==> flow/design.v <==
module PC(
	input CLK,
	input RST,
	input EN,
	input [15:0] NEXT,
	output reg [15:0] ADDR
);
always @(posedge CLK) begin
	if (RST)
		ADDR <= 16'd0;
	else if (EN)
		ADDR <= NEXT;
end
endmodule
module DECODER(
	input [15:0] COMMAND,
	output reg [3:0] CAL,
	output reg [1:0] MODE,
	output reg [7:0] IM,
	output reg [3:0] REG_A,
	output reg [3:0] REG_B,
	output reg [3:0] REG_O,
	output reg [1:0] REG_O_TYPE,
	output reg [1:0] JUMP_MODE,  
	output reg REG_WRITE,
	output reg [1:0] SEL,  
	output reg MEM_WRITE,
	output reg INOUT_FLAG
);
always @* begin
	CAL = 4'b0000;
	MODE = 2'b10;
	IM = 8'd0;
	REG_A = 4'd0;
	REG_B = 4'd0;
	REG_O = 4'd0;
	REG_O_TYPE = 2'b11;
	JUMP_MODE = 2'b11;
	REG_WRITE = 1'b0;
	SEL = 2'b00;
	MEM_WRITE = 1'b0;
	INOUT_FLAG = 1'b0;
	if (COMMAND[15] == 1) begin
		CAL[3] = 1'b0;
		CAL[2:0] = COMMAND[14:12];
		MODE = 2'b00;
		IM = COMMAND[7:0];
		REG_A = COMMAND[11:8];
		SEL = 2'b10;
		REG_WRITE = 1;
	end
	else if (COMMAND[14] == 1) begin
		CAL = COMMAND[13:10];
		if (COMMAND[9:8] == 2'b00) begin
			MODE = 2'b00;
			REG_A = COMMAND[7:4];
			REG_B = COMMAND[3:0];
			SEL = 2'b00;
			REG_WRITE = 1;
		end
		else if (COMMAND[9:8] == 2'b01) begin
			MODE = 2'b01;
			REG_A = COMMAND[7:4];
			REG_B = COMMAND[3:0];
			SEL = 2'b00;
			REG_WRITE = 0;
		end
		else if (COMMAND[9:8] == 2'b10) begin
			MODE = 2'b10;
			REG_O_TYPE = COMMAND[13:12];
			INOUT_FLAG = COMMAND[11];
			REG_O = COMMAND[7:4];
			REG_A = COMMAND[3:0];
			SEL = 2'b01;
			REG_WRITE = 1;
		end
		else begin
			MODE = 2'b11;
			REG_A = COMMAND[7:4];
			REG_B = COMMAND[3:0];
			SEL = 2'b00;
			REG_WRITE = COMMAND[10];
			MEM_WRITE = ~COMMAND[10];
		end
	end
	else if (COMMAND[12] == 1) begin
		if (COMMAND[7:4] == 4'b0000) begin
			CAL = 4'b0000;
			MODE = 2'b10;
			SEL = 2'b11;
			JUMP_MODE = COMMAND[9:8];
			if (COMMAND[3:0] == 4'b0000) begin
				REG_A = 4'd12;
				REG_B = 4'd13;
			end
			else begin
				REG_A = 4'd14;
				REG_B = 4'd15;
			end
			REG_WRITE = 0;
		end
		else if (COMMAND[7:4] == 4'b0001) begin
			CAL = 4'b1011;
			MODE = 2'b00;
			REG_A = COMMAND[3:0];
			IM = 8'b00000000;
			SEL = 2'b10;
			REG_WRITE = 1;
		end
		else if (COMMAND[7:4] == 4'b0010) begin
			CAL = 4'b0000;
			MODE = 2'b10;
			REG_O_TYPE = 2'b10;
			REG_O = COMMAND[3:0];
			SEL = 2'b01;
			REG_WRITE = 0;
			JUMP_MODE = 2'b10;
		end
	end
end
endmodule
module REG_DC (
	input CLK,
	input EN,
	input [127:0] REG_R,
	input [1:0] SEL,
	input [3:0] REG_A_ADDR,
	input [3:0] REG_B_ADDR,
	input [3:0] REG_O_ADDR,
	input [7:0] IM,
	output reg [7:0] REG_A,
	output reg [7:0] REG_B
 );
 wire [7:0] REG_A_VALUE = REG_R[REG_A_ADDR*8 +: 8];
 wire [7:0] REG_B_VALUE = REG_R[REG_B_ADDR*8 +: 8];
 always @(posedge CLK) begin
	if (EN) begin
		case (SEL)
			2'b00: begin
				REG_A <= REG_A_VALUE;
				REG_B <= REG_B_VALUE;
			end
			2'b01: begin
				REG_A <= {4'b0000, REG_O_ADDR};
				REG_B <= 8'd0;
			end
			2'b10: begin
				REG_A <= REG_A_VALUE;
				REG_B <= IM;
			end
			2'b11: begin
				REG_A <= {4'b0000, REG_B_ADDR};
				REG_B <= 8'd0;
			end
		endcase
	end
 end
 endmodule
module ALU(
	input CLK,
	input RST,
	input EN,
	input KILL,
	input [7:0] IN_A,
	input [7:0] IN_B,
	input [3:0] CAL,
	input [1:0] MODE,
	output [7:0] OUT,
	output C_OUT,
	output reg F_OUT
);
reg [8:0] RESULT;
assign C_OUT = RESULT[8];
assign OUT = RESULT[7:0];
wire C_IN = RESULT[8];
always @(posedge CLK) begin
	if (RST) begin
		RESULT <= 9'd0;
		F_OUT <= 1'b0;
	end
	else if (EN) begin
		if (KILL) begin
			RESULT <= 9'd0;
			F_OUT <= 1'b0;
		end
		else begin
			case (MODE)
				2'b00: begin
					case (CAL)
						4'b0000: RESULT <= IN_A + IN_B;
						4'b0001: RESULT <= IN_A - IN_B;
						4'b0010: RESULT <= $signed(IN_A) * $signed(IN_B);
						4'b0011: RESULT <= IN_A << IN_B;
						4'b0100: RESULT <= IN_A >> IN_B;
						4'b0101: RESULT <= IN_A & IN_B;
						4'b0110: RESULT <= IN_A | IN_B;
						4'b0111: RESULT <= IN_A ^ IN_B;
						4'b1000: RESULT <= $unsigned(IN_A) * $unsigned(IN_B);
						4'b1001: RESULT <= IN_A + IN_B + C_IN;
						4'b1010: RESULT <= IN_A - IN_B - C_IN;
						4'b1011: RESULT <= ~IN_A;
						default: RESULT <= 9'b000000000;
					endcase
					F_OUT <= 0;
				end
				2'b01: begin
					case (CAL)
						4'b0000: F_OUT <= IN_A == IN_B;
						4'b0001: F_OUT <= IN_A != IN_B;
						4'b0010: F_OUT <= IN_A < IN_B;
						4'b0011: F_OUT <= IN_A > IN_B;
						4'b0100: F_OUT <= IN_A <= IN_B;
						4'b0101: F_OUT <= IN_A >= IN_B;
						default: F_OUT <= 0;
					endcase
					RESULT <= 9'b000000000;
				end
				default: begin
					F_OUT <= 0;
					RESULT <= {1'b0, IN_A};
				end
			endcase
		end
	end
end
endmodule
module MEM(
	input CLK,
	input EN,
	input KILL,
	input [7:0] REG_A,
	input [7:0] REG_B,
	input [7:0] ADDR,
	input [1:0] MODE,
	input MEM_WRITE,
	output reg [7:0] Q
);
reg [7:0] MEM [255:0];
always @(posedge CLK) begin
	if (EN) begin
		if (MODE == 2'b11) begin
			if (MEM_WRITE) begin
				if (!KILL)
					MEM[REG_B] <= REG_A;
			end
			else
				Q <= MEM[REG_B];
		end
		else
			Q <= ADDR;
	end
end
endmodule
module REG_WB(
	input CLK,
	input RST,
	input EN,
	input REG_WRITE,
	input F_FLAG,
	input INOUT_FLAG,
	input [7:0] INT_FLAG_OUT,
	input [15:0] PC,
	input [3:0] REG_A_ADDR,
	input [1:0] MODE,
	input [1:0] JUMP_MODE,
	input [1:0] REG_O_TYPE,
	input [7:0] DATA,
	input [31:0] INPUT,
	output reg [15:0] NEXT,
	output [127:0] REG_R_OUT,
	output [63:0] REG_IO_OUT,
	output [63:0] REG_INT_FLAG_OUT,
	output INT_PROCESS
);
reg [7:0]  REG_R  [15:0];
reg [7:0]  REG_IO [7:0];
reg [23:0] REG_INT [7:0];
reg INT_FLAG;
reg [15:0] INT_PREV_PC;
assign INT_PROCESS = INT_FLAG;
genvar g;
generate
	for (g = 0; g < 16; g = g + 1) begin : gen_r
		assign REG_R_OUT[g*8 +: 8] = REG_R[g];
	end
	for (g = 0; g < 8; g = g + 1) begin : gen_io
		assign REG_IO_OUT[g*8 +: 8] = REG_IO[g];
		assign REG_INT_FLAG_OUT[g*8 +: 8] = REG_INT[g][23:16];
	end
endgenerate
wire [7:0] IO_READ = DATA[2] ? INPUT[DATA[1:0]*8 +: 8] : REG_IO[DATA[2:0]];
integer i;
always @(posedge CLK) begin
	if (RST) begin
		NEXT <= 16'd0;
		INT_FLAG <= 1'b0;
		INT_PREV_PC <= 16'd0;
		for (i = 0; i < 16; i = i + 1)
			REG_R[i] <= 8'd0;
		for (i = 0; i < 8; i = i + 1) begin
			REG_IO[i] <= 8'd0;
			REG_INT[i] <= 24'd0;
		end
	end
	else if (EN) begin
		if ((INT_FLAG_OUT != 8'b0) & !INT_FLAG) begin
			INT_FLAG <= 1;
			if (INT_FLAG_OUT[0])
				NEXT <= REG_INT[0][15:0];
			else if (INT_FLAG_OUT[1])
				NEXT <= REG_INT[1][15:0];
			else if (INT_FLAG_OUT[2])
				NEXT <= REG_INT[2][15:0];
			else if (INT_FLAG_OUT[3])
				NEXT <= REG_INT[3][15:0];
			else if (INT_FLAG_OUT[4])
				NEXT <= REG_INT[4][15:0];
			else if (INT_FLAG_OUT[5])
				NEXT <= REG_INT[5][15:0];
			else if (INT_FLAG_OUT[6])
				NEXT <= REG_INT[6][15:0];
			else
				NEXT <= REG_INT[7][15:0];
			INT_PREV_PC <= PC;
		end
		else if (REG_WRITE) begin
			case (MODE)
				2'b00: REG_R[REG_A_ADDR] <= DATA;
				2'b11: REG_R[REG_A_ADDR] <= DATA;
				2'b10: begin
					REG_IO[4] <= INPUT[7:0];
					REG_IO[5] <= INPUT[15:8];
					REG_IO[6] <= INPUT[23:16];
					REG_IO[7] <= INPUT[31:24];
					case (REG_O_TYPE)
						2'b00: begin
							if (INOUT_FLAG)
								REG_R[REG_A_ADDR] <= IO_READ;
							else
								REG_IO[DATA[2:0]] <= REG_R[REG_A_ADDR];
						end
						2'b01: begin
							if (REG_A_ADDR == 4'd0) begin
								REG_INT[DATA[2:0]][15:8] <= REG_R[12];
								REG_INT[DATA[2:0]][7:0] <= REG_R[13];
							end
							else begin
								REG_INT[DATA[2:0]][15:8] <= REG_R[14];
								REG_INT[DATA[2:0]][7:0] <= REG_R[15];
							end
						end
						2'b10: REG_INT[DATA[2:0]][23:16] <= REG_R[REG_A_ADDR];
						default: ;
					endcase
				end
				default: ;
			endcase
			NEXT <= PC + 16'b1;
		end
		else begin
			case (JUMP_MODE)
				2'b00: begin
					NEXT[15:8] <= REG_R[REG_A_ADDR];
					NEXT[7:0] <= REG_R[DATA[3:0]];
				end
				2'b01: begin
					if (F_FLAG) begin
						NEXT[15:8] <= REG_R[REG_A_ADDR];
						NEXT[7:0] <= REG_R[DATA[3:0]];
					end
					else
						NEXT <= PC + 16'b1;
				end
				2'b10: begin
					NEXT <= INT_PREV_PC;
					INT_FLAG <= 0;
				end
				default: NEXT <= PC + 16'b1;
			endcase
		end
	end
end
endmodule
module INPUT_INT(
	input CLK,
	input RST,
	input EN,
	input [7:0] INPUT,
	input [7:0] REG_INT,
	output reg INT_FLAG
);
reg [7:0] PREV_INPUT;
always @(posedge CLK) begin
	if (RST) begin
		INT_FLAG <= 1'b0;
		PREV_INPUT <= 8'd0;
	end
	else if (EN) begin
		if (REG_INT[1:0] == 2'b01)
			INT_FLAG <= |(~PREV_INPUT & INPUT);
		else if (REG_INT[1:0] == 2'b11)
			INT_FLAG <= |(PREV_INPUT & ~INPUT);
		else
			INT_FLAG <= 0;
		PREV_INPUT <= INPUT;
	end
end
endmodule
module TIMER_INT(
	input CLK,
	input RST,
	input EN,
	input [7:0] REG_INT,
	output reg INT_FLAG
);
reg [5:0] TIMER_COUNT;
reg [9:0] CNT;
wire CLK_TIMER = CNT == 10'd999;
always @(posedge CLK) begin
	if (RST) begin
		INT_FLAG <= 1'b0;
		TIMER_COUNT <= 6'd0;
		CNT <= 10'd0;
	end
	else if (EN) begin
		if (REG_INT[0] & (REG_INT[7:2] == TIMER_COUNT) & CLK_TIMER) begin
			INT_FLAG <= 1;
			TIMER_COUNT <= 6'b0;
		end
		else if (CLK_TIMER) begin
			TIMER_COUNT <= TIMER_COUNT + 6'b1;
		end
		else
			INT_FLAG <= 0;
		if (CNT == 10'd999)
			CNT <= 10'd0;
		else
			CNT <= CNT + 10'd1;
	end
end
endmodule
module AYUMU(
	input CLK,
	input RST,
	input [31:0] INPUT,
	output [31:0] OUTPUT,
	output [15:0] IADDR,
	input [15:0] IDATA
);
reg [4:0] CLKS;
always @(posedge CLK) begin
	if (RST)
		CLKS <= 5'b00001;
	else begin
		case (CLKS)
			5'b00001: CLKS <= 5'b00010;
			5'b00010: CLKS <= 5'b00100;
			5'b00100: CLKS <= 5'b01000;
			5'b01000: CLKS <= 5'b10000;
			5'b10000: CLKS <= 5'b00001;
			default: CLKS <= 5'b00001;
		endcase
	end
end
wire EN_DC  = CLKS[0];
wire EN_EX  = CLKS[1];
wire EN_MEM = CLKS[2];
wire EN_WB  = CLKS[3];
wire EN_FT  = CLKS[4];
reg F_FLAG;
always @(posedge CLK) begin
	if (RST)
		F_FLAG <= 1'b0;
	else if (EN_EX)
		F_FLAG <= F_OUT;
end
wire [15:0] NEXT;
wire [15:0] ADDR;
wire [15:0] COMMAND;
wire [3:0] CAL;
wire [1:0] MODE;
wire [7:0] IM;
wire [3:0] REG_A_ADDR;
wire [3:0] REG_B_ADDR;
wire [3:0] REG_O_ADDR;
wire [1:0] REG_O_TYPE;
wire [1:0] JUMP_MODE;
wire REG_WRITE;
wire [1:0] SEL;
wire MEM_WRITE;
wire INOUT_FLAG;
wire [127:0] REG_R;
wire [63:0] REG_IO;
wire [63:0] REG_INT;
wire [7:0] REG_A;
wire [7:0] REG_B;
wire [7:0] INT_FLAG_OUT;
wire [7:0] ALU_OUT;
wire C_OUT;
wire F_OUT;
wire [7:0] DATA;
wire INT_PROCESS;
wire INT_TAKE = (INT_FLAG_OUT != 8'b0) & !INT_PROCESS;
assign OUTPUT[31:0] = REG_IO[31:0];
assign IADDR = ADDR;
assign COMMAND = IDATA;
PC PC(.CLK(CLK), .RST(RST), .EN(EN_FT), .NEXT(NEXT), .ADDR(ADDR));
DECODER DECODER(.COMMAND(COMMAND), .CAL(CAL), .MODE(MODE), .IM(IM), .REG_A(REG_A_ADDR), .REG_B(REG_B_ADDR),
															 .REG_O(REG_O_ADDR), .REG_O_TYPE(REG_O_TYPE), .JUMP_MODE(JUMP_MODE), .REG_WRITE(REG_WRITE),
															 .SEL(SEL), .MEM_WRITE(MEM_WRITE), .INOUT_FLAG(INOUT_FLAG));
REG_DC REG_DC(.CLK(CLK), .EN(EN_DC), .REG_R(REG_R), .SEL(SEL), .REG_A_ADDR(REG_A_ADDR),
													.REG_B_ADDR(REG_B_ADDR), .REG_O_ADDR(REG_O_ADDR), .IM(IM), .REG_A(REG_A), .REG_B(REG_B));
ALU ALU(.CLK(CLK), .RST(RST), .EN(EN_EX), .KILL(INT_TAKE), .IN_A(REG_A), .IN_B(REG_B), .CAL(CAL), .MODE(MODE), .OUT(ALU_OUT), .C_OUT(C_OUT), .F_OUT(F_OUT));
MEM MEM(.CLK(CLK), .EN(EN_MEM), .KILL(INT_TAKE), .REG_A(REG_A), .REG_B(REG_B), .ADDR(ALU_OUT), .MODE(MODE), .MEM_WRITE(MEM_WRITE), .Q(DATA));
REG_WB REG_WB(.CLK(CLK), .RST(RST), .EN(EN_WB), .REG_WRITE(REG_WRITE), .F_FLAG(F_FLAG), .INOUT_FLAG(INOUT_FLAG), .INT_FLAG_OUT(INT_FLAG_OUT), .PC(ADDR), .REG_A_ADDR(REG_A_ADDR), .MODE(MODE),
													  .JUMP_MODE(JUMP_MODE), .REG_O_TYPE(REG_O_TYPE), .DATA(DATA), .INPUT(INPUT), .NEXT(NEXT), .REG_R_OUT(REG_R), .REG_IO_OUT(REG_IO), .REG_INT_FLAG_OUT(REG_INT), .INT_PROCESS(INT_PROCESS));
INPUT_INT INPUT_0(.CLK(CLK), .RST(RST), .EN(EN_WB), .INPUT(INPUT[7:0]), .REG_INT(REG_INT[7:0]), .INT_FLAG(INT_FLAG_OUT[0]));
INPUT_INT INPUT_1(.CLK(CLK), .RST(RST), .EN(EN_WB), .INPUT(INPUT[15:8]), .REG_INT(REG_INT[15:8]), .INT_FLAG(INT_FLAG_OUT[1]));
INPUT_INT INPUT_2(.CLK(CLK), .RST(RST), .EN(EN_WB), .INPUT(INPUT[23:16]), .REG_INT(REG_INT[23:16]), .INT_FLAG(INT_FLAG_OUT[2]));
INPUT_INT INPUT_3(.CLK(CLK), .RST(RST), .EN(EN_WB), .INPUT(INPUT[31:24]), .REG_INT(REG_INT[31:24]), .INT_FLAG(INT_FLAG_OUT[3]));
TIMER_INT TIMER_0 (.CLK(CLK), .RST(RST), .EN(EN_WB), .REG_INT(REG_INT[39:32]), .INT_FLAG(INT_FLAG_OUT[4]));
TIMER_INT TIMER_1 (.CLK(CLK), .RST(RST), .EN(EN_WB), .REG_INT(REG_INT[47:40]), .INT_FLAG(INT_FLAG_OUT[5]));
TIMER_INT TIMER_2 (.CLK(CLK), .RST(RST), .EN(EN_WB), .REG_INT(REG_INT[55:48]), .INT_FLAG(INT_FLAG_OUT[6]));
TIMER_INT TIMER_3 (.CLK(CLK), .RST(RST), .EN(EN_WB), .REG_INT(REG_INT[63:56]), .INT_FLAG(INT_FLAG_OUT[7]));
endmodule
==> flow/run.sh <==
#!/bin/bash
# the make line also repeats each setting of config.mk as NAME=value (left out here)
make -C /OpenROAD-flow-scripts/flow DESIGN_CONFIG=/design/flow/config.mk WORK_HOME=/design/flow/orfs CLKGATE_MAP_FILE= finish
==> flow/config.mk <==
export PLATFORM = sky130hd
export DESIGN_NAME = AYUMU
export DESIGN_NICKNAME = AYUMU
export VERILOG_FILES = /design/flow/design.v
export SDC_FILE = /design/flow/constraint.sdc
export NUM_CORES = 4
export LEC_CHECK = 0
export ABC_AREA = 1
export CAP_MARGIN = 20
export CELL_PAD_IN_SITES_DETAIL_PLACEMENT = 0
export CORE_MARGIN = 2
export CORE_UTILIZATION = 72
export CTS_CLUSTER_DIAMETER = 370
export CTS_CLUSTER_SIZE = 25
export MAX_ROUTING_LAYER = met4
export MIN_ROUTING_LAYER = met1
export PLACE_DENSITY_LB_ADDON = 0.27
export SETUP_SLACK_MARGIN = -0.22
export SLEW_MARGIN = 35
export TNS_END_PERCENT = 100
==> flow/constraint.sdc <==
create_clock -name core_clock -period 4.58 [get_ports {CLK}]
set_input_delay 0.9160 -clock core_clock [delete_from_list [all_inputs] [get_ports {CLK}]]
set_output_delay 0.9160 -clock core_clock [all_outputs]
set_load 0.01 [all_outputs]
==> results of run 1 <==
-- area by class of cell --
cell class / count / share of cell area (%)
Tap cell: 2072 / 2.08
Antenna cell: 29 / 0.0583
Clock inverter: 7 / 0.133
Sequential cell: 2609 / 61.5
Inverter: 494 / 1.52
Multi-Input combinational cell: 7006 / 27.2
Clock buffer: 157 / 2.44
Timing Repair Buffer: 705 / 5.07
-- metal layers --
layer  track usage [%]  part of all wire, %  vias up
met5                 -                    0        -
met4              19.1                  5.6        0
met3              10.7                   15     1321
met2              66.1                   46     7527
met1              57.1                   34    42089
li1                  -                    -    38433
-- through the flow --
stage,util (%),cell area [um^2],setup WS [ns]
floorplan,-,115000,-2.68
global placement,76.4,121000,0.218
detailed placement,76.5,121000,0.253
global route,78.6,124000,0.00337
CTS,78.5,124000,0.219
finish,78.6,124000,0.194
==> deck_impl_summary.md, run 1 <==
Physical Implementation Snapshot

Status
  • Outcome: complete, no violations

Synthesis
  • Netlist Area Pre-Place: 0.115 mm^2
  • Yosys warning count: 9
  • Top cells by count, synth: edfxtp_1, nor2_1, nand2_1
  • Yosys stat cell total: 10,818
  • Floorplan Nets: 10,970
  • EDFF count, synth: 2,428
  • Chip area line of the yosys report: 0.115 mm^2
  • Ao+oa area frac: 11.9%
  • Synth logic family: simple AND/OR/NAND/NOR gates
  • Simple-Gate Area Share: 15.7%
  • Synth area leader: edfxtp_1
  • MUX area fraction: 0.00873%
  • Dominant Register Cell: edfxtp_1
  • Area fraction of the dominant cell type after synthesis: 63.6%
  • Synth area leaders: edfxtp_1, o21ai_0, nor2_1, nand2_1, nand3_1
  • Mapped Cells: 10,818
  • Count leader, synth: edfxtp_1
  • Synth cell types: 59
  • Xor/xnor share: 0.374%
  • Synth Seq Share: 66.7%
  • Ys async rst share: 0%
  • Synth Area in Adders: 1.33%
  • Synthesized area per cell: 10.6 um^2
  • Yosys reg bits: 2,609

Clocking
  • Post-CTS resize count: 0
  • CTS tree: done
  • Number of CTS-inserted buffers: 114
  • Clock buffer depth: 3
  • Htree depth: 3
  • Post-cts hold-fix buffer tally: 0
  • Late-Pin Clk Latency: 0.83 ns
  • Clk slew on worst S/H paths: 0.12 ns
  • Clock sink count: 2,609
  • Postcts setup bufs: 0
  • CTS root buf: clkbuf_16

Final timing
  • Final hold slack: 0.469 ns
  • Final min period: 4.39 ns
  • Tightest Pin Transition: 1.21 ns
  • Sum Neg Setup Slack: 0 ns
  • Final setup fails: 0
  • Endpoints failing hold: 0
  • Max-Slew Margin vs Limit: 19.3%
  • RSZ-0062 raised after global routing: no
  • Maximum clock rate: 0.228 GHz
  • Final period util: 95.8%
  • Clk_skew: 0.0678 ns
  • Final Slew Violations: 0

Worst setup path
  • Worst Setup Start Kind: flop
  • Worst path slowest cell: fa_1
  • Worst Setup EP: ALU.RESULT[8]$_SDFFE_PP0P_
  • Crit-path leading delay family: adder cells
  • Crit-path max FO: 3
  • Critical path type: reg -> reg
  • CP Capture Type: flop
  • Worst reg2reg setup slack: 0.19 ns
  • Crit path buffers/inverters: 3
  • R2R Path End: ALU.RESULT[8]$_SDFFE_PP0P_
  • Required @ worst endpoint: 5.25 ns
  • R2R Path Start: REG_DC.REG_A[2]$_DFFE_PP_
  • Number of cells on the critical path: 20
  • Worst-path cell chain: nand2_1, inv_1, fa_1, fa_1, inv_1, fa_1, fa_1, inv_2, ha_4, a21oi_2, a21boi_2, nand2_1, xor2_1, nand3b_1, nand3_1, nand2_1, nor2_1, nand2_1, nand2_1, a21oi_1
  • Crit path top cell by count: nand2_1
  • Cells on worst reg2reg path: 20
  • Beginning of the critical path: REG_DC.REG_A[2]$_DFFE_PP_
  • Crit-path max cell delay: 0.57 ns
  • Worst Path Arrival: 5.05 ns

Min path
  • Min-delay worst type: reg -> reg
  • Hold Crit Depth: 2
  • WHS Endpoint: REG_WB.INT_PREV_PC[0]$_SDFFE_PP0P_
  • Min-delay src: REG_WB.INT_PREV_PC[0]$_SDFFE_PP0P_

Cells and area
  • Fin cells: 13,079
  • Filler cells: 9,278
  • Area Overhead vs Synth: 8.53%
  • FF/Latch Area: 0.0766 mm^2
  • Fin nets: 11,082
  • Logic area: 0.0339 mm^2

Detailed routing
  • Drt wl/cell: 26.8 um
  • Via-per-instance ratio: 6.83
  • DR DRC count: 0
  • DRT antenna net count: 0
  • Total Wirelength: 350 mm
  • Drt first pass iters: 9
  • Initial DRC Count: 16,394
  • Vias: 89,370

GRT
  • GRT Total Usage: 43.7%
  • Vias in the first global route: 84,477
  • Global-route wire length before repair: 517 mm
  • Total grt overflow: 0
  • Initial antenna violation count: 9
  • Largest net degree at the start of global routing: 218

Floorplan
  • Die width: 403 um
  • FP Util: 72.4%
  • Num ports: 98
  • FP Rows: 146
  • Die area: 0.163 mm^2
  • Die Ht: 403 um
  • Core Area: 0.158 mm^2

Power
  • Power share of the sequential group: 50.7%
  • Clk pwr share: 21.7%
  • P_seq: 0.0275 W
  • Switching part of the total: 33.5%
  • Top Consumer: sequential cells
  • Peak VDD IR: 433 uV
  • Logic pwr share: 27.6%
  • Clk pwr: 0.0118 W
  • Sw power: 0.0182 W
  • Leakage: 43.5 nW
  • Power density cells: 437 mW/mm^2
  • Power in combinational cells: 0.0150 W
  • Internal power: 0.0361 W
  • Final Total Pwr: 0.0544 W

Placement
  • GPL Wtd Cong: 1.01
  • Placed cells: 12,882
  • Dpl hpwl: 220 mm
  • Buffers added on ports: 97

Flow run
  • Total tool warning count: 96
  • Tally of max-capacitance violations: 0
==> run 2, diff against run 1 <==
Settings changed: ABC_AREA 1 to unset, CTS_CLUSTER_DIAMETER 370 to unset, SETUP_SLACK_MARGIN -0.22 to 0.81.
Clock period 4.58 ns to 6.17 ns, I/O delays scaled along.
==> deck_impl_summary.md, run 2 <==
Physical Implementation Snapshot

Status
  • Outcome: complete, no violations (unchanged)

Power
  • Logic pwr share: 19.8% (was 27.6%)
  • Internal power: 0.0317 W (was 0.0361 W)
  • Switching part of the total: 30.2% (was 33.5%)
  • Sw power: 0.0137 W (was 0.0182 W)
  • Power share of the sequential group: 45.4% (was 50.7%)
  • Top Consumer: sequential cells (unchanged)
  • Clk pwr: 0.0158 W (was 0.0118 W)
  • Peak VDD IR: 512 uV (was 433 uV)
  • Power density cells: 366 mW/mm^2 (was 437 mW/mm^2)
  • Clk pwr share: 34.7% (was 21.7%)
  • Leakage: 40.0 nW (was 43.5 nW)
  • Power in combinational cells: 0.00899 W (was 0.0150 W)
  • P_seq: 0.0206 W (was 0.0275 W)

Detailed routing
  • Via-per-instance ratio: 7.72 (was 6.83)
  • Drt wl/cell: 39.8 um (was 26.8 um)
  • Vias: 70,179 (was 89,370)
  • Initial DRC Count: 13,356 (was 16,394)
  • Total Wirelength: 362 mm (was 350 mm)
  • Drt first pass iters: 13 (was 9)
  • DR DRC count: 0 (unchanged)
  • DRT antenna net count: 0 (unchanged)

Synthesis
  • Synth cell types: 109 (was 59)
  • Yosys reg bits: 2,609 (unchanged)
  • Chip area line of the yosys report: 0.113 mm^2 (was 0.115 mm^2)
  • Mapped Cells: 6,659 (was 10,818)
  • Synth area leader: edfxtp_1 (unchanged)
  • Yosys stat cell total: 6,659 (was 10,818)
  • Ys async rst share: 0% (unchanged)
  • Yosys warning count: 9 (unchanged)
  • Area fraction of the dominant cell type after synthesis: 64.7% (was 63.6%)
  • MUX area fraction: 17.2% (was 0.00873%)
  • Floorplan Nets: 6,811 (was 10,970)
  • Simple-Gate Area Share: 6.40% (was 15.7%)
  • Synth Area in Adders: 1.35% (was 1.33%)
  • Ao+oa area frac: 3.65% (was 11.9%)
  • Xor/xnor share: 1.02% (was 0.374%)
  • Top cells by count, synth: edfxtp_1, nor2_1, mux4_2 (was edfxtp_1, nor2_1, nand2_1)
  • Synth Seq Share: 67.9% (was 66.7%)
  • Synthesized area per cell: 16.9 um^2 (was 10.6 um^2)
  • Synth logic family: multiplexers (was simple AND/OR/NAND/NOR gates)
  • Synth area leaders: edfxtp_1, mux4_2, dfxtp_1, nor2_1, mux2i_1 (was edfxtp_1, o21ai_0, nor2_1, nand2_1, nand3_1)
  • EDFF count, synth: 2,428 (unchanged)
  • Dominant Register Cell: edfxtp_1 (unchanged)
  • Count leader, synth: edfxtp_1 (unchanged)
  • Netlist Area Pre-Place: 0.113 mm^2 (was 0.115 mm^2)

Clocking
  • Htree depth: 4 (was 3)
  • Late-Pin Clk Latency: 0.92 ns (was 0.83 ns)
  • Number of CTS-inserted buffers: 236 (was 114)
  • CTS tree: done (unchanged)
  • Clk slew on worst S/H paths: 0.07 ns (was 0.12 ns)
  • Clock sink count: 2,609 (unchanged)
  • Clock buffer depth: 3 (unchanged)
  • CTS root buf: clkbuf_16 (unchanged)

Worst setup path
  • Crit-path max cell delay: 1.14 ns (was 0.57 ns)
  • Critical path type: in -> reg (was reg -> reg)
  • Crit-path leading delay family: simple AND/OR/NAND/NOR gates (was adder cells)
  • Beginning of the critical path: IDATA[14] (was REG_DC.REG_A[2]$_DFFE_PP_)
  • Crit-path max FO: 19 (was 3)
  • Worst Path Arrival: 5.74 ns (was 5.05 ns)
  • Worst-path cell chain: clkdlybuf4s50_1, nor2b_1, nand3_1, buf_4, nor3b_1, and3_1, buf_4, nand3_1, nor2_1 (was nand2_1, inv_1, fa_1, fa_1, inv_1, fa_1, fa_1, inv_2, ha_4, a21oi_2, a21boi_2, nand2_1, xor2_1, nand3b_1, nand3_1, nand2_1, nor2_1, nand2_1, nand2_1, a21oi_1)
  • Worst path slowest cell: nor2_1 (was fa_1)
  • Cells on worst reg2reg path: 7 (was 20)
  • Worst reg2reg setup slack: 1.03 ns (was 0.19 ns)
  • Number of cells on the critical path: 9 (was 20)
  • Worst Setup Start Kind: input pin (was flop)
  • CP Capture Type: flop (unchanged)
  • Crit path buffers/inverters: 3 (unchanged)
  • Required @ worst endpoint: 6.68 ns (was 5.25 ns)
  • Worst Setup EP: MEM.MEM[165][5]$_DFFE_PP_ (was ALU.RESULT[8]$_SDFFE_PP0P_)

GRT
  • Total grt overflow: 0 (unchanged)
  • Global-route wire length before repair: 484 mm (was 517 mm)
  • Vias in the first global route: 67,076 (was 84,477)
  • GRT Total Usage: 44.2% (was 43.7%)
  • Largest net degree at the start of global routing: 214 (was 218)
  • Initial antenna violation count: 19 (was 9)

Flow run
  • Total tool warning count: 67 (was 96)
  • Tally of max-capacitance violations: 0 (unchanged)

Placement
  • Dpl hpwl: 193 mm (was 220 mm)
  • GPL Wtd Cong: 0.998 (was 1.01)
  • Worst slack, placed: 0.471 ns (was 0.253 ns)
  • Buffers added on ports: 97 (unchanged)

Min path
  • Min-delay worst type: reg -> reg (unchanged)
  • WHS Endpoint: REG_WB.INT_PREV_PC[4]$_SDFFE_PP0P_ (was REG_WB.INT_PREV_PC[0]$_SDFFE_PP0P_)
  • Min-delay src: REG_WB.INT_PREV_PC[4]$_SDFFE_PP0P_ (was REG_WB.INT_PREV_PC[0]$_SDFFE_PP0P_)
  • Hold Crit Depth: 2 (unchanged)

Floorplan
  • FP Util: 72.3% (was 72.4%)
  • Die width: 400 um (was 403 um)
  • Die Ht: 400 um (was 403 um)
  • Die area: 0.160 mm^2 (was 0.163 mm^2)
  • FP Rows: 145 (was 146)
  • Num ports: 98 (unchanged)
  • Core Area: 0.156 mm^2 (was 0.158 mm^2)

Final timing
  • Final period util: 84.7% (was 95.8%)
  • Max-Slew Margin vs Limit: 8.55% (was 19.3%)
  • Final min period: 5.23 ns
  • Final Slew Violations: 0 (unchanged)
  • Endpoints failing hold: 0 (unchanged)
  • RSZ-0062 raised after global routing: no (unchanged)
  • Final worst slack: 0.944 ns (was 0.194 ns)
  • Tightest Pin Transition: 1.37 ns (was 1.21 ns)
  • Clk_skew: 0.112 ns (was 0.0678 ns)
  • Final hold slack: 0.458 ns (was 0.469 ns)
  • Final setup fails: 0 (unchanged)
  • Maximum clock rate: 0.191 GHz

Cells and area
  • Area Overhead vs Synth: 10.1% (was 8.53%)
  • Fin nets: 6,927 (was 11,082)
==> run 2: layout make-up <==
| class | instances | area (um^2) |
|---|---|---|
| diodes | 55 | 138 |
| inverters | 151 | 567 |
| clock buffers | 288 | 6200 |
| flip-flops and latches | 2609 | 76600 |
| multi-input cells | 3497 | 33600 |
| fillers | 7512 | 31700 |
| clock inverters | 147 | 1560 |
| well taps | 2058 | 2570 |
| repair buffers | 280 | 2860 |
==> run 2: layer usage <==
| metal | vias to the layer above | GRT usage, % | routed length, um |
|---|---|---|---|
| met1 | 34213 | 56.2 | 111000 |
| met5 | - | - | 0 |
| met4 | 0 | 24.1 | 29900 |
| met3 | 1881 | 11.6 | 53400 |
| li1 | 26498 | - | - |
| met2 | 7587 | 66.1 | 168000 |
==> run 2: timing repair <==
| action | CTS | global route |
|---|---|---|
| hold buffers | 0 | 0 |
| resized | 0 | 2 |
| setup buffers | 0 | 3 |
| setup endpoints to repair | 0 | 2 |
==> run 2: per-stage QoR <==
step                      TNS (ns)  instances  cell area, um^2  util, %  total power (W)
after floorplan              -7.51       6659           113000        -           0.0264
after global placement           0       8579           116000     74.2           0.0289
after detailed placement         0       8582           116000     74.3           0.0291
after CTS                        0       9017           124000     79.3           0.0441
after global routing             0       9072           124000     79.6           0.0458
final                            0       9085           124000     79.6           0.0454
==> run 3, diff against run 2 <==
Settings changed: CELL_PAD_IN_SITES_DETAIL_PLACEMENT 0 to 1, CORE_MARGIN 2 to 3, CORE_UTILIZATION 72 to 37, CTS_CLUSTER_SIZE 25 to unset, SLEW_MARGIN 35 to 20.
Clock period 6.17 ns to 4.3 ns, I/O delays scaled along.
==> deck_impl_summary.md, run 3 <==
Physical Implementation Snapshot

Flow run
  • Tally of max-capacitance violations: 0 (unchanged)
  • Total tool warning count: 61 (was 67)

Detailed routing
  • M1 WL: 144 mm (was 111 mm)
  • Via-per-instance ratio: 5.70 (was 7.72)
  • Drt wl/cell: 28.7 um (was 39.8 um)
  • Drt first pass iters: 6 (was 13)
  • Met2 wire length: 154 mm (was 168 mm)
  • Top sig layer: met4 (unchanged)
  • Metal3 WL: 26.7 mm (was 53.4 mm)
  • Total Wirelength: 333 mm (was 362 mm)
  • DR DRC count: 0 (unchanged)
  • DRT antenna net count: 0 (unchanged)
  • Initial DRC Count: 8,035 (was 13,356)
  • Vias: 66,113 (was 70,179)

Worst setup path
  • Worst Setup EP: ALU.RESULT[8]$_SDFFE_PP0P_ (was MEM.MEM[165][5]$_DFFE_PP_)
  • Worst path slowest cell: fa_1 (was nor2_1)
  • Number of cells on the critical path: 17 (was 9)
  • R2R Path End: ALU.RESULT[8]$_SDFFE_PP0P_
  • Crit path top cell by count: fa_1
  • CP Capture Type: flop (unchanged)
  • Crit path buffers/inverters: 4 (was 3)
  • Worst Setup Start Kind: flop (was input pin)
  • Worst-path cell chain: buf_4, buf_6, nand2_2, fa_2, buf_4, fa_1, fa_1, fa_1, inv_2, ha_4, a21oi_4, xnor2_2, xnor2_1, xnor2_1, a31oi_1, o221a_2, a41oi_2 (was clkdlybuf4s50_1, nor2b_1, nand3_1, buf_4, nor3b_1, and3_1, buf_4, nand3_1, nor2_1)
  • Crit-path leading delay family: adder cells (was simple AND/OR/NAND/NOR gates)
  • Critical path type: reg -> reg (was in -> reg)
  • Crit-path max FO: 4 (was 19)
  • R2R Path Start: REG_DC.REG_A[3]$_DFFE_PP_
  • Worst Path Arrival: 5.11 ns (was 5.74 ns)
  • Beginning of the critical path: REG_DC.REG_A[3]$_DFFE_PP_ (was IDATA[14])
  • Required @ worst endpoint: 5.04 ns (was 6.68 ns)
  • Cells on worst reg2reg path: 17 (was 7)
  • Crit-path max cell delay: 0.53 ns (was 1.14 ns)
  • Worst reg2reg setup slack: -0.06 ns (was 1.03 ns)

Synthesis
  • Ys async rst share: 0% (unchanged)
  • Chip area line of the yosys report: 0.113 mm^2 (unchanged)
  • Floorplan Nets: 6,811 (unchanged)
  • Synth Area in Adders: 1.35% (unchanged)
  • Yosys stat cell total: 6,659 (unchanged)
  • Simple-Gate Area Share: 6.40% (unchanged)
  • Area fraction of the dominant cell type after synthesis: 64.7% (unchanged)
  • Mapped Cells: 6,659 (unchanged)
  • Count leader, synth: edfxtp_1 (unchanged)
  • Netlist Area Pre-Place: 0.113 mm^2 (unchanged)
  • Synth area leader: edfxtp_1 (unchanged)
  • Xor/xnor share: 1.02% (unchanged)
  • MUX area fraction: 17.2% (unchanged)
  • EDFF count, synth: 2,428 (unchanged)
  • Dominant Register Cell: edfxtp_1 (unchanged)
  • Synthesized area per cell: 16.9 um^2 (unchanged)
  • Yosys reg bits: 2,609 (unchanged)
  • Synth area leaders: edfxtp_1, mux4_2, dfxtp_1, nor2_1, mux2i_1 (unchanged)
  • Synth Seq Share: 67.9% (unchanged)
  • Synth cell types: 109 (unchanged)
  • Ao+oa area frac: 3.65% (unchanged)
  • Yosys warning count: 9 (unchanged)
  • Top cells by count, synth: edfxtp_1, nor2_1, mux4_2 (unchanged)
  • Synth logic family: multiplexers (unchanged)

Final timing
  • Max-Slew Margin vs Limit: 21.6% (was 8.55%)
  • Final Slew Violations: 0 (unchanged)
  • Final worst slack: -0.0640 ns (was 0.944 ns)
  • Final period util: 101% (was 84.7%)
  • Sum Neg Setup Slack: -0.0640 ns (was 0 ns)
  • Final setup fails: 1 (was 0)
  • Endpoints failing hold: 0 (unchanged)
  • Maximum clock rate: 0.229 GHz
  • Clk_skew: 0.0845 ns (was 0.112 ns)
  • RSZ-0062 raised after global routing: yes (was no)
  • Final min period: 4.36 ns
  • Tightest Pin Transition: 1.18 ns (was 1.37 ns)

Power
  • Leakage: 43.8 nW (was 40.0 nW)
  • Switching part of the total: 28.0% (was 30.2%)
  • Clk pwr share: 35.9% (was 34.7%)
  • Internal power: 0.0485 W (was 0.0317 W)
  • Peak VDD IR: 361 uV (was 512 uV)
  • Final Total Pwr: 0.0674 W (was 0.0454 W)
  • Power share of the sequential group: 43.9% (was 45.4%)
  • Power in combinational cells: 0.0136 W (was 0.00899 W)
  • Logic pwr share: 20.2% (was 19.8%)
  • Clk pwr: 0.0242 W (was 0.0158 W)
  • Sw power: 0.0189 W (was 0.0137 W)
  • P_seq: 0.0296 W (was 0.0206 W)
  • Top Consumer: sequential cells (unchanged)
  • Power density cells: 507 mW/mm^2 (was 366 mW/mm^2)

Clocking
  • Number of CTS-inserted buffers: 288 (was 236)
  • Post-cts hold-fix buffer tally: 0 (unchanged)
  • Clk slew on worst S/H paths: 0.07 ns (about the same)
  • Htree depth: 5 (was 4)
  • Clock sink count: 2,609 (unchanged)
  • CTS root buf: clkbuf_16 (unchanged)
  • Late-Pin Clk Latency: 0.92 ns (about the same)
  • Clock buffer depth: 4 (was 3)
  • CTS tree: done (unchanged)

Cells and area
  • Post-route cell area: 0.133 mm^2 (was 0.124 mm^2)
  • Fin cells: 11,600 (was 9,085)
  • Fin nets: 7,560 (was 6,927)
  • Filler cells: 29,182 (was 7,512)
  • Area Overhead vs Synth: 18.0% (was 10.1%)

Placement
  • Placed cells: 11,035 (was 8,582)
  • GPL Wtd Cong: 0.917 (was 0.998)
  • Dpl hpwl: 220 mm (was 193 mm)
  • Placement Cell Area: 0.123 mm^2 (was 0.116 mm^2)
  • Buffers added on ports: 97 (unchanged)

Floorplan
  • FP Util: 37.4% (was 72.3%)
  • Die Ht: 558 um (was 400 um)
  • Die width: 558 um (was 400 um)
  • Core Area: 0.302 mm^2 (was 0.156 mm^2)
  • Num ports: 98 (unchanged)
  • FP Rows: 201 (was 145)
  • Die area: 0.311 mm^2 (was 0.160 mm^2)

GRT
  • Initial antenna violation count: 16 (was 19)
  • Total grt overflow: 0 (unchanged)
  • GRT Total Usage: 21.8% (was 44.2%)
  • Vias in the first global route: 68,300 (was 67,076)
  • Largest net degree at the start of global routing: 201 (was 214)
  • Global-route wire length before repair: 488 mm (was 484 mm)

Status
  • Outcome: failed layout checks (was complete, no violations)
  • Layout check faults: negative setup slack

Min path
  • Min-delay worst type: in -> reg (was reg -> reg)
  • WHS Endpoint: INPUT_1.PREV_INPUT[5]$_SDFFE_PP0P_ (was REG_WB.INT_PREV_PC[4]$_SDFFE_PP0P_)
  • Min-delay src: RST (was REG_WB.INT_PREV_PC[4]$_SDFFE_PP0P_)
  • Hold Crit Depth: 2 (unchanged)
-- run 3: metrics by stage --
step	hold slack, ns	setup slack (ns)	utilization, %
after CTS	0.252	-0.113	43.9
after global placement	0.442	-0.128	40.6
after global routing	0.283	-0.257	44.1
after floorplan	0.436	-3.60	-
final	0.309	-0.0640	44.1
after detailed placement	0.448	-0.164	40.6
-- run 3: layout make-up --
type | count | area, um^2 | share of cell area, %
well taps | 3958 | 4950 | 3.72
multi-input cells | 3497 | 34000 | 25.6
clock buffers | 354 | 7640 | 5.75
repair buffers | 861 | 7630 | 5.74
diodes | 11 | 27.5 | 0.0207
clock inverters | 159 | 1540 | 1.16
flip-flops and latches | 2609 | 76600 | 57.6
inverters | 151 | 569 | 0.428
-- run 3: timing repair --
| action | 4_1_cts | 5_1_grt |
|---|---|---|
| gates resized | 90 | 61 |
| gates cloned | 3 | 2 |
| pin swaps | 26 | 45 |
| setup endpoints to repair | 156 | 129 |
| setup buffers | 18 | 18 |
-- run 3: per-layer routing --
metal	vias up	GRT usage, %
met5	-	-
met4	0	5.30
met3	487	3.53
met2	2799	32.8
met1	35067	31.0
li1	27760	-
==> run 4, diff against run 3 <==
Settings changed: ABC_AREA set to 1, CELL_PAD_IN_SITES_DETAIL_PLACEMENT 1 to 0, CORE_MARGIN 3 to 2, CORE_UTILIZATION 37 to 42, GPL_ROUTABILITY_DRIVEN set to 0, GPL_TIMING_DRIVEN set to 0, HOLD_SLACK_MARGIN set to 0.16, MIN_ROUTING_LAYER met1 to unset, PLACE_DENSITY_LB_ADDON 0.27 to unset, SETUP_SLACK_MARGIN 0.81 to unset, SLEW_MARGIN 20 to 25, TNS_END_PERCENT 100 to unset.
Clock period 4.3 ns to 10.0 ns, I/O delays scaled along.
==> deck_impl_summary.md, run 4 <==
Physical Implementation Snapshot

Status
  • Outcome: complete, no violations (was failed layout checks)

Min path
  • WHS Endpoint: REG_WB.INT_PREV_PC[0]$_SDFFE_PP0P_ (was INPUT_1.PREV_INPUT[5]$_SDFFE_PP0P_)
  • Min-delay worst type: reg -> reg (was in -> reg)
  • Min-delay src: REG_WB.INT_PREV_PC[0]$_SDFFE_PP0P_ (was RST)
  • Hold Crit Depth: 2 (unchanged)

Floorplan
  • Num ports: 98 (unchanged)
  • Die Ht: 527 um (was 558 um)
  • FP Rows: 191 (was 201)
  • Die area: 0.277 mm^2 (was 0.311 mm^2)
  • FP Util: 42.3% (was 37.4%)
  • Core Area: 0.271 mm^2 (was 0.302 mm^2)
  • Die width: 527 um (was 558 um)

Detailed routing
  • Via-per-instance ratio: 6.29 (was 5.70)
  • Drt first pass iters: 13 (was 6)
  • DR DRC count: 0 (unchanged)
  • Total Wirelength: 466 mm (was 333 mm)
  • DRT antenna net count: 0 (unchanged)
  • Drt wl/cell: 30.7 um (was 28.7 um)
  • Vias: 95,452 (was 66,113)
  • Initial DRC Count: 18,547 (was 8,035)

Cells and area
  • Final core occ: 48.8% (was 44.1%)
  • Filler cells: 24,095 (was 29,182)
  • Logic area: 0.0340 mm^2 (about the same)
  • FF/Latch Area: 0.0765 mm^2 (was 0.0766 mm^2)
  • Post-route cell area: 0.132 mm^2 (was 0.133 mm^2)
  • Fin nets: 11,494 (was 7,560)
  • Area Overhead vs Synth: 15.3% (was 18.0%)

Clocking
  • Number of CTS-inserted buffers: 280 (was 288)
  • Postcts setup bufs: 0 (was 18)
  • Htree depth: 5 (unchanged)
  • CTS root buf: clkbuf_16 (unchanged)
  • Clock sink count: 2,609 (unchanged)
  • Late-Pin Clk Latency: 0.91 ns (was 0.92 ns)
  • Post-cts hold-fix buffer tally: 0 (unchanged)
  • Clk slew on worst S/H paths: 0.06 ns (was 0.07 ns)
  • Clock buffer depth: 4 (unchanged)
  • Post-CTS resize count: 0 (was 90)
  • CTS tree: done (unchanged)

Power
  • Power in combinational cells: 0.00784 W (was 0.0136 W)
  • Clk pwr: 0.0107 W (was 0.0242 W)
  • Logic pwr share: 25.2% (was 20.2%)
  • Top Consumer: sequential cells (unchanged)
  • Peak VDD IR: 159 uV (was 361 uV)
  • Switching part of the total: 33.8% (was 28.0%)
  • Power density cells: 235 mW/mm^2 (was 507 mW/mm^2)
  • Sw power: 0.0105 W (was 0.0189 W)
  • P_seq: 0.0126 W (was 0.0296 W)
  • Leakage: 45.3 nW (was 43.8 nW)
  • Internal power: 0.0206 W (was 0.0485 W)
  • Power share of the sequential group: 40.5% (was 43.9%)
  • Clk pwr share: 34.3% (was 35.9%)

Synthesis
  • Synth cell types: 59 (was 109)
  • Synth area leaders: edfxtp_1, o21ai_0, nor2_1, nand2_1, nand3_1 (was edfxtp_1, mux4_2, dfxtp_1, nor2_1, mux2i_1)
  • Area fraction of the dominant cell type after synthesis: 63.6% (was 64.7%)
  • Yosys reg bits: 2,609 (unchanged)
  • MUX area fraction: 0.00873% (was 17.2%)
  • Netlist Area Pre-Place: 0.115 mm^2 (was 0.113 mm^2)
  • Dominant Register Cell: edfxtp_1 (unchanged)
  • Synth Seq Share: 66.7% (was 67.9%)
  • Xor/xnor share: 0.374% (was 1.02%)
  • Simple-Gate Area Share: 15.7% (was 6.40%)
  • Ao+oa area frac: 11.9% (was 3.65%)
  • Floorplan Nets: 10,970 (was 6,811)
  • Synth logic family: simple AND/OR/NAND/NOR gates (was multiplexers)
  • Chip area line of the yosys report: 0.115 mm^2 (was 0.113 mm^2)
  • Top cells by count, synth: edfxtp_1, nor2_1, nand2_1 (was edfxtp_1, nor2_1, mux4_2)
  • Synth Area in Adders: 1.33% (was 1.35%)
  • Synthesized area per cell: 10.6 um^2 (was 16.9 um^2)
  • Yosys warning count: 9 (unchanged)
  • Ys async rst share: 0% (unchanged)
  • Mapped Cells: 10,818 (was 6,659)
  • Count leader, synth: edfxtp_1 (unchanged)
  • Yosys stat cell total: 10,818 (was 6,659)
  • EDFF count, synth: 2,428 (unchanged)
  • Synth area leader: edfxtp_1 (unchanged)

GRT
  • Vias in the first global route: 87,505 (was 68,300)
  • Largest net degree at the start of global routing: 25 (was 201)
  • GRT Total Usage: 33.4% (was 21.8%)
  • Global-route wire length before repair: 643 mm (was 488 mm)
  • Total grt overflow: 0 (unchanged)
  • Initial antenna violation count: 29 (was 16)

Worst setup path
  • Crit-path max cell delay: 1.10 ns (was 0.53 ns)
  • Beginning of the critical path: IDATA[6] (was REG_DC.REG_A[3]$_DFFE_PP_)
  • Worst reg2reg setup slack: 3.66 ns (was -0.06 ns)
  • Crit-path leading delay family: simple AND/OR/NAND/NOR gates (was adder cells)
  • Required @ worst endpoint: 10.46 ns (was 5.04 ns)
  • Worst path slowest cell: nand3_1 (was fa_1)
  • Worst Path Arrival: 8.27 ns (was 5.11 ns)
  • Number of cells on the critical path: 12 (was 17)
  • Crit path top cell by count: nand2_1 (was fa_1)
  • Cells on worst reg2reg path: 16 (was 17)
  • Crit-path max FO: 10 (was 4)
  • Worst Setup EP: MEM.MEM[123][5]$_DFFE_PP_ (was ALU.RESULT[8]$_SDFFE_PP0P_)
  • Worst-path cell chain: clkdlybuf4s50_1, nor2_1, nand4_1, nand2_1, a21oi_1, nand2_1, nor3_1, nand2_1, nor2_2, nand3_1, clkbuf_2, nor2_1 (was buf_4, buf_6, nand2_2, fa_2, buf_4, fa_1, fa_1, fa_1, inv_2, ha_4, a21oi_4, xnor2_2, xnor2_1, xnor2_1, a31oi_1, o221a_2, a41oi_2)
  • Worst Setup Start Kind: input pin (was flop)
  • CP Capture Type: flop (unchanged)
  • R2R Path End: MEM.Q[5]$_DFFE_PP_ (was ALU.RESULT[8]$_SDFFE_PP0P_)
  • Critical path type: in -> reg (was reg -> reg)
  • Crit path buffers/inverters: 2 (was 4)

Final timing
  • Tightest Pin Transition: 1.28 ns (was 1.18 ns)
  • Max-Slew Margin vs Limit: 14.5% (was 21.6%)
  • Final Slew Violations: 0 (unchanged)
  • Clk_skew: 0.129 ns (was 0.0845 ns)
  • Final period util: 78.0% (was 101%)
  • Final min period: 7.80 ns
  • Final setup fails: 0 (was 1)
  • Sum Neg Setup Slack: 0 ns (was -0.0640 ns)
  • Maximum clock rate: 0.128 GHz
  • RSZ-0062 raised after global routing: no (was yes)
  • Endpoints failing hold: 0 (unchanged)
  • Final hold slack: 0.457 ns (was 0.309 ns)

Placement
  • Placement Cell Area: 0.123 mm^2 (about the same)
  • Dpl hpwl: 339 mm (was 220 mm)
  • Buffers added on ports: 94 (was 97)

Flow run
  • Total tool warning count: 43 (was 61)
  • Tally of max-capacitance violations: 0 (unchanged)
[run 4: metrics by stage]
step	worst slack, ns	total power, W	std cells
floorplan	2.48	0.0168	10818
global placement	-2.18	0.0201	14482
global route	2.46	0.0317	15162
detailed placement	1.84	0.0202	14630
finish	2.20	0.0311	15167
CTS	2.72	0.0306	15131
[run 4: cell type report]
type,count,share of cell area [%]
flip-flops and latches,2609,57.9
diodes,36,0.0681
clock buffers,351,5.67
clock inverters,150,1.27
repair buffers,242,2.48
multi-input cells,7006,25.7
inverters,494,1.40
well taps,3570,3.38
plain buffers,709,2.14
[run 4: routing by layer]
metal	track usage, %	vias up	share of wire, %	wire, um
li1	-	39580	-	-
met1	42.6	45999	36	169000
met2	45.7	8137	41	190000
met3	12.7	1736	16	76900
met4	17.6	0	6.7	31000
met5	-	-	0	0
==> run 5, diff against run 4 <==
Settings changed: ABC_AREA 1 to unset, CAP_MARGIN 20 to 35, CELL_PAD_IN_SITES_DETAIL_PLACEMENT 0 to 2, CORE_UTILIZATION 42 to 64, CTS_CLUSTER_SIZE set to 68, GPL_ROUTABILITY_DRIVEN 0 to unset, GPL_TIMING_DRIVEN 0 to unset, HOLD_SLACK_MARGIN 0.16 to unset, MAX_ROUTING_LAYER met4 to met5, MIN_ROUTING_LAYER set to met1, PLACE_DENSITY_LB_ADDON set to 0.0, SETUP_SLACK_MARGIN set to 1.02, SLEW_MARGIN 25 to 20, TNS_END_PERCENT set to 5.
Clock period 10.0 ns to 6.08 ns, I/O delays scaled along.
==> deck_impl_summary.md, run 5 <==
Physical Implementation Snapshot

Synthesis
  • Ys async rst share: 0% (unchanged)
  • Dominant Register Cell: edfxtp_1 (unchanged)
  • Ao+oa area frac: 3.65% (was 11.9%)
  • Synth cell types: 109 (was 59)
  • Area fraction of the dominant cell type after synthesis: 64.7% (was 63.6%)
  • MUX area fraction: 17.2% (was 0.00873%)
  • Top cells by count, synth: edfxtp_1, nor2_1, mux4_2 (was edfxtp_1, nor2_1, nand2_1)
  • Synth Area in Adders: 1.35% (was 1.33%)
  • Mapped Cells: 6,659 (was 10,818)
  • Synth area leader: edfxtp_1 (unchanged)
  • Chip area line of the yosys report: 0.113 mm^2 (was 0.115 mm^2)
  • Netlist Area Pre-Place: 0.113 mm^2 (was 0.115 mm^2)
  • Yosys stat cell total: 6,659 (was 10,818)
  • Synth area leaders: edfxtp_1, mux4_2, dfxtp_1, nor2_1, mux2i_1 (was edfxtp_1, o21ai_0, nor2_1, nand2_1, nand3_1)
  • Synthesized area per cell: 16.9 um^2 (was 10.6 um^2)
  • Synth logic family: multiplexers (was simple AND/OR/NAND/NOR gates)
  • Yosys reg bits: 2,609 (unchanged)
  • Simple-Gate Area Share: 6.40% (was 15.7%)
  • Floorplan Nets: 6,811 (was 10,970)
  • EDFF count, synth: 2,428 (unchanged)
  • Synth Seq Share: 67.9% (was 66.7%)
  • Count leader, synth: edfxtp_1 (unchanged)
  • Yosys warning count: 9 (unchanged)
  • Xor/xnor share: 1.02% (was 0.374%)

Status
  • Last stage reached: detailed placement
  • Outcome: stopped before the end (was complete, no violations)
  • Error msg: Error: detail_place.tcl, 38 bad optional access

Floorplan
  • Die area: 0.179 mm^2 (was 0.277 mm^2)
  • FP Util: 64.2% (was 42.3%)
  • Core Area: 0.176 mm^2 (was 0.271 mm^2)
  • Num ports: 98 (unchanged)
  • Die width: 424 um (was 527 um)
  • Die Ht: 424 um (was 527 um)
  • FP Rows: 154 (was 191)

Placement
  • GPL Wtd Cong: 0.954
  • Buffers added on ports: 97 (was 94)
==> run 5: stage by stage <==
stage | cells | instance area [um^2] | total power [W] | hold WS, ns | setup WS (ns)
floorplan | 6659 | 113000 | 0.0268 | 0.436 | -1.86
global placement | 8870 | 116000 | 0.0294 | 0.442 | 0.719
==> run 6, diff against run 5 <==
Settings changed: CAP_MARGIN 35 to 20, CELL_PAD_IN_SITES_DETAIL_PLACEMENT 2 to unset, CORE_UTILIZATION 64 to 72, CTS_CLUSTER_SIZE 68 to 20, MAX_ROUTING_LAYER met5 to unset, MIN_ROUTING_LAYER met1 to unset, PLACE_DENSITY_LB_ADDON 0.0 to unset, SETUP_SLACK_MARGIN 1.02 to 0.39, TNS_END_PERCENT 5 to unset.
Clock period 6.08 ns to 3.99 ns, I/O delays scaled along.
==> deck_impl_summary.md, run 6 <==
Physical Implementation Snapshot

Flow run
  • Total tool warning count: 74
  • Tally of max-capacitance violations: 1

Clocking
  • Number of CTS-inserted buffers: 240
  • Clk slew on worst S/H paths: 0.06 ns
  • Clock buffer depth: 3
  • Clock sink count: 2,609
  • Post-cts hold-fix buffer tally: 0
  • Htree depth: 4
  • CTS tree: done
  • CTS root buf: clkbuf_16
  • Late-Pin Clk Latency: 0.95 ns

Detailed routing
  • DR DRC count: 0
  • Initial DRC Count: 14,675
  • Via-per-instance ratio: 7.66
  • Total Wirelength: 385 mm
  • Drt wl/cell: 39.6 um
  • DRT antenna net count: 0
  • Vias: 74,383
  • Drt first pass iters: 9

Cells and area
  • Area Overhead vs Synth: 15.4%
  • Fin cells: 9,714
  • Fin nets: 7,580
  • Post-route cell area: 0.130 mm^2

Placement
  • GPL Wtd Cong: 1.00 (was 0.954)
  • Placement Cell Area: 0.121 mm^2
  • Buffers added on ports: 97 (unchanged)
  • Placed cells: 9,219
  • Dpl hpwl: 202 mm

Synthesis
  • Count leader, synth: edfxtp_1 (unchanged)
  • Synth cell types: 109 (unchanged)
  • Mapped Cells: 6,659 (unchanged)
  • Ys async rst share: 0% (unchanged)
  • Top cells by count, synth: edfxtp_1, nor2_1, mux4_2 (unchanged)
  • Synth Area in Adders: 1.35% (unchanged)
  • Synth logic family: multiplexers (unchanged)
  • Yosys reg bits: 2,609 (unchanged)
  • Yosys stat cell total: 6,659 (unchanged)
  • Synthesized area per cell: 16.9 um^2 (unchanged)
  • MUX area fraction: 17.2% (unchanged)
  • Floorplan Nets: 6,811 (unchanged)
  • Area fraction of the dominant cell type after synthesis: 64.7% (unchanged)
  • Synth Seq Share: 67.9% (unchanged)
  • Ao+oa area frac: 3.65% (unchanged)
  • Chip area line of the yosys report: 0.113 mm^2 (unchanged)
  • Synth area leaders: edfxtp_1, mux4_2, dfxtp_1, nor2_1, mux2i_1 (unchanged)
  • Dominant Register Cell: edfxtp_1 (unchanged)
  • EDFF count, synth: 2,428 (unchanged)
  • Synth area leader: edfxtp_1 (unchanged)
  • Simple-Gate Area Share: 6.40% (unchanged)
  • Xor/xnor share: 1.02% (unchanged)
  • Yosys warning count: 9 (unchanged)
  • Netlist Area Pre-Place: 0.113 mm^2 (unchanged)

Worst setup path
  • CP Capture Type: flop
  • Critical path type: reg -> reg
  • Crit path top cell by count: buf_4
  • Number of cells on the critical path: 10
  • Required @ worst endpoint: 4.68 ns
  • Worst reg2reg setup slack: -1.10 ns
  • Crit-path max cell delay: 1.30 ns
  • Worst Setup Start Kind: flop
  • Crit path buffers/inverters: 3
  • Worst path slowest cell: o21ai_0
  • Worst Path Arrival: 5.78 ns
  • Crit-path leading delay family: AND-OR/OR-AND gates
  • Worst-path cell chain: buf_4, buf_12, buf_4, mux4_2, mux2i_1, o21ai_0, a211oi_1, nor3_2, nand3_2, nand2_1
  • Crit-path max FO: 26
  • R2R Path End: MEM.Q[2]$_DFFE_PP_
  • Worst Setup EP: MEM.Q[2]$_DFFE_PP_
  • Cells on worst reg2reg path: 10

Power
  • Top Consumer: sequential cells
  • Power share of the sequential group: 44.0%
  • P_seq: 0.0318 W
  • Clk pwr: 0.0252 W
  • Internal power: 0.0505 W
  • Sw power: 0.0218 W
  • Final Total Pwr: 0.0723 W
  • Switching part of the total: 30.2%
  • Power density cells: 557 mW/mm^2
  • Logic pwr share: 21.2%
  • Clk pwr share: 34.8%
  • Peak VDD IR: 777 uV
  • Leakage: 43.6 nW
  • Power in combinational cells: 0.0153 W

Floorplan
  • Die area: 0.160 mm^2 (was 0.179 mm^2)
  • Num ports: 98 (unchanged)
  • Die width: 400 um (was 424 um)
  • FP Rows: 145 (was 154)
  • Die Ht: 400 um (was 424 um)
  • FP Util: 72.3% (was 64.2%)
  • Core Area: 0.156 mm^2 (was 0.176 mm^2)

Final timing
  • Final min period: 5.09 ns
  • Max-Slew Margin vs Limit: -11.8%
  • Final period util: 128%
  • Final worst slack: -1.10 ns
  • Maximum clock rate: 0.197 GHz
  • Clk_skew: 0.109 ns
  • Final Slew Violations: 2
  • Final hold slack: 0.266 ns
  • Sum Neg Setup Slack: -2.94 ns
  • Tightest Pin Transition: 1.66 ns
  • Final setup fails: 8
  • RSZ-0062 raised after global routing: yes
  • Endpoints failing hold: 0

GRT
  • Largest net degree at the start of global routing: 249
  • GRT Total Usage: 46.4%
  • Vias in the first global route: 72,151
  • Initial antenna violation count: 32
  • Global-route wire length before repair: 521 mm
  • Total grt overflow: 0

Min path
  • Min-delay worst type: in -> reg
  • WHS Endpoint: ALU.RESULT[1]$_SDFFE_PP0P_
  • Hold Crit Depth: 2
  • Min-delay src: RST

Status
  • Layout check faults: max-capacitance violations, max-slew violations, negative setup slack
  • Outcome: failed layout checks (was stopped before the end)
[run 6: layout make-up]
type | instances | area [um^2]
repair buffers | 929 | 8250
diodes | 21 | 52.6
flip-flops and latches | 2609 | 76600
fillers | 6824 | 25800
inverters | 151 | 571
clock inverters | 146 | 1720
multi-input cells | 3497 | 33900
clock buffers | 303 | 6330
well taps | 2058 | 2570
[run 6: layer usage]
layer	track usage (%)	vias to the layer above	wire, um	share of wire (%)
met2	70.9	8551	174000	45
li1	-	27765	-	-
met3	14.0	2109	60200	16
met1	58.8	35922	116000	30
met4	29.0	36	33800	8.8
met5	0	-	495	0.13
[run 6: timing repair]
action / CTS / global route
pin swaps: 25 / 28
cloned: 0 / 4
gates resized: 52 / 85
setup buffers: 14 / 4
setup endpoints to repair: 130 / 119
[run 6: per-stage QoR]
step	setup slack [ns]	utilization [%]
global route	-0.842	83.4
detailed placement	-0.372	77.6
global placement	-0.353	77.6
finish	-1.10	83.4
CTS	-0.312	83.0
floorplan	-3.91	-
==> run 7, diff against run 6 <==
Settings changed: ABC_AREA set to 1, CELL_PAD_IN_SITES_GLOBAL_PLACEMENT set to 2, CORE_ASPECT_RATIO set to 1.61, CORE_UTILIZATION 72 to 40, CTS_CLUSTER_SIZE 20 to 77, GPL_TIMING_DRIVEN set to 0, MAX_ROUTING_LAYER set to met5, PLACE_DENSITY_LB_ADDON set to 0.17, SETUP_SLACK_MARGIN 0.39 to 1.61, SLEW_MARGIN 20 to 5, TNS_END_PERCENT set to 35.
Clock period 3.99 ns to 6.29 ns, I/O delays scaled along.
==> deck_impl_summary.md, run 7 <==
Physical Implementation Snapshot

Worst setup path
  • Cells on worst reg2reg path: 26 (was 10)
  • Worst reg2reg setup slack: 1.21 ns (was -1.10 ns)
  • Crit-path leading delay family: adder cells (was AND-OR/OR-AND gates)
  • Worst Path Arrival: 5.89 ns (was 5.78 ns)
  • CP Capture Type: flop (unchanged)
  • Crit-path max cell delay: 0.54 ns (was 1.30 ns)
  • Required @ worst endpoint: 7.09 ns (was 4.68 ns)
  • Worst Setup Start Kind: flop (unchanged)
  • Beginning of the critical path: REG_DC.REG_A[0]$_DFFE_PP_
  • Number of cells on the critical path: 26 (was 10)
  • Crit path buffers/inverters: 9 (was 3)
  • Worst Setup EP: ALU.RESULT[8]$_SDFFE_PP0P_ (was MEM.Q[2]$_DFFE_PP_)

Floorplan
  • FP Util: 40.2% (was 72.3%)
  • Num ports: 98 (unchanged)
  • Die width: 426 um (was 400 um)

Min path
  • WHS Endpoint: REG_WB.INT_PREV_PC[6]$_SDFFE_PP0P_ (was ALU.RESULT[1]$_SDFFE_PP0P_)
  • Hold Crit Depth: 2 (unchanged)
  • Min-delay src: REG_WB.INT_PREV_PC[6]$_SDFFE_PP0P_ (was RST)
  • Min-delay worst type: reg -> reg (was in -> reg)

Detailed routing
  • DR DRC count: 0 (unchanged)
  • Drt wl/cell: 36.9 um (was 39.6 um)
  • M1 WL: 178 mm (was 116 mm)
  • Met2 wire length: 280 mm (was 174 mm)
  • Drt first pass iters: 8 (was 9)
  • Initial DRC Count: 10,859 (was 14,675)
  • Via-per-instance ratio: 6.02 (was 7.66)
  • Total Wirelength: 571 mm (was 385 mm)

GRT
  • Largest net degree at the start of global routing: 33 (was 249)
  • Vias in the first global route: 90,416 (was 72,151)
  • GRT Total Usage: 38.6% (was 46.4%)

Final timing
  • Maximum clock rate: 0.197 GHz (about the same)
  • Final period util: 80.8% (was 128%)
  • Final Slew Violations: 0 (was 2)
  • Final worst slack: 1.21 ns (was -1.10 ns)

Clocking
  • Clk slew on worst S/H paths: 0.07 ns (was 0.06 ns)
  • Clock buffer depth: 4 (was 3)
  • Clock sink count: 2,609 (unchanged)
  • Late-Pin Clk Latency: 0.98 ns (was 0.95 ns)
  • CTS tree: done (unchanged)
  • Htree depth: 4 (unchanged)

Synthesis
  • Floorplan Nets: 10,970 (was 6,811)
  • Chip area line of the yosys report: 0.115 mm^2 (was 0.113 mm^2)
  • Dominant Register Cell: edfxtp_1 (unchanged)
  • Netlist Area Pre-Place: 0.115 mm^2 (was 0.113 mm^2)
  • Simple-Gate Area Share: 15.7% (was 6.40%)
  • Synth Seq Share: 66.7% (was 67.9%)
  • Synth area leaders: edfxtp_1, o21ai_0, nor2_1, nand2_1, nand3_1 (was edfxtp_1, mux4_2, dfxtp_1, nor2_1, mux2i_1)
  • Ao+oa area frac: 11.9% (was 3.65%)
  • Yosys warning count: 9 (unchanged)
  • Yosys stat cell total: 10,818 (was 6,659)
  • Synth Area in Adders: 1.33% (was 1.35%)
  • MUX area fraction: 0.00873% (was 17.2%)
  • Synthesized area per cell: 10.6 um^2 (was 16.9 um^2)
  • Synth cell types: 59 (was 109)
  • Yosys reg bits: 2,609 (unchanged)
  • EDFF count, synth: 2,428 (unchanged)

Cells and area
  • Area Overhead vs Synth: 18.3% (was 15.4%)

Flow run
  • Tally of max-capacitance violations: 0 (was 1)
  • Total tool warning count: 46 (was 74)

Power
  • Power share of the sequential group: 39.9% (was 44.0%)
  • Switching part of the total: 35.6% (was 30.2%)
  • Peak VDD IR: 265 uV (was 777 uV)
  • Power in combinational cells: 0.0147 W (was 0.0153 W)
  • P_seq: 0.0200 W (was 0.0318 W)
  • Final Total Pwr: 0.0501 W (was 0.0723 W)
  • Power density cells: 369 mW/mm^2 (was 557 mW/mm^2)
  • Leakage: 46.8 nW (was 43.6 nW)

Placement
  • Dpl hpwl: 436 mm (was 202 mm)
  • GPL Wtd Cong: 1.05 (was 1.00)
  • Buffers added on ports: 94 (was 97)

Status
  • Outcome: complete, no violations (was failed layout checks)
## run 7: layout make-up
class                           instances  area [um^2]
Buffer                                709         3110
Multi-Input combinational cell       7006        34800
Timing Repair Buffer                  442         6670
Inverter                              494         1860
Sequential cell                      2609        76500
Tap cell                             3765         4710
Clock inverter                        152         1420
Clock buffer                          298         6570
Fill cell                           26609       150000
Antenna cell                           19         47.5
## run 7: metal layers
| metal | vias to the layer above | global-route usage [%] |
|---|---|---|
| li1 | 39841 | - |
| met1 | 46401 | 38.4 |
| met2 | 5109 | 66.2 |
| met3 | 1863 | 6.24 |
| met4 | 8 | 39.7 |
| met5 | - | 0 |
## run 7: repair_timing
item / 4_1_cts / 5_1_grt
gates resized: 229 / 280
buffers inserted: 55 / 13
pin swaps: 35 / 18
endpoints found under the setup margin: 2291 / 1376
hold endpoints to repair: 0 / 0
gates cloned: 5 / 1
## run 7: through the flow
| step | util, % | hold slack (ns) | cell area [um^2] | std cells | setup TNS [ns] |
|---|---|---|---|---|---|
| 2_1_floorplan | - | 0.430 | 115000 | 10818 | -2.77 |
| 3_3_place_gp | 42.2 | 0.442 | 120000 | 14677 | -5899.20 |
| 3_5_place_dp | 44.0 | 0.446 | 125000 | 14937 | -897.81 |
| 4_1_cts | 47.3 | 0.459 | 135000 | 15447 | 0 |
| 5_1_grt | 47.5 | 0.475 | 136000 | 15483 | 0 |
| 6_report | 47.6 | 0.460 | 136000 | 15494 | 0 |
No activity file was given, so power comes from the tool's default toggle rates.
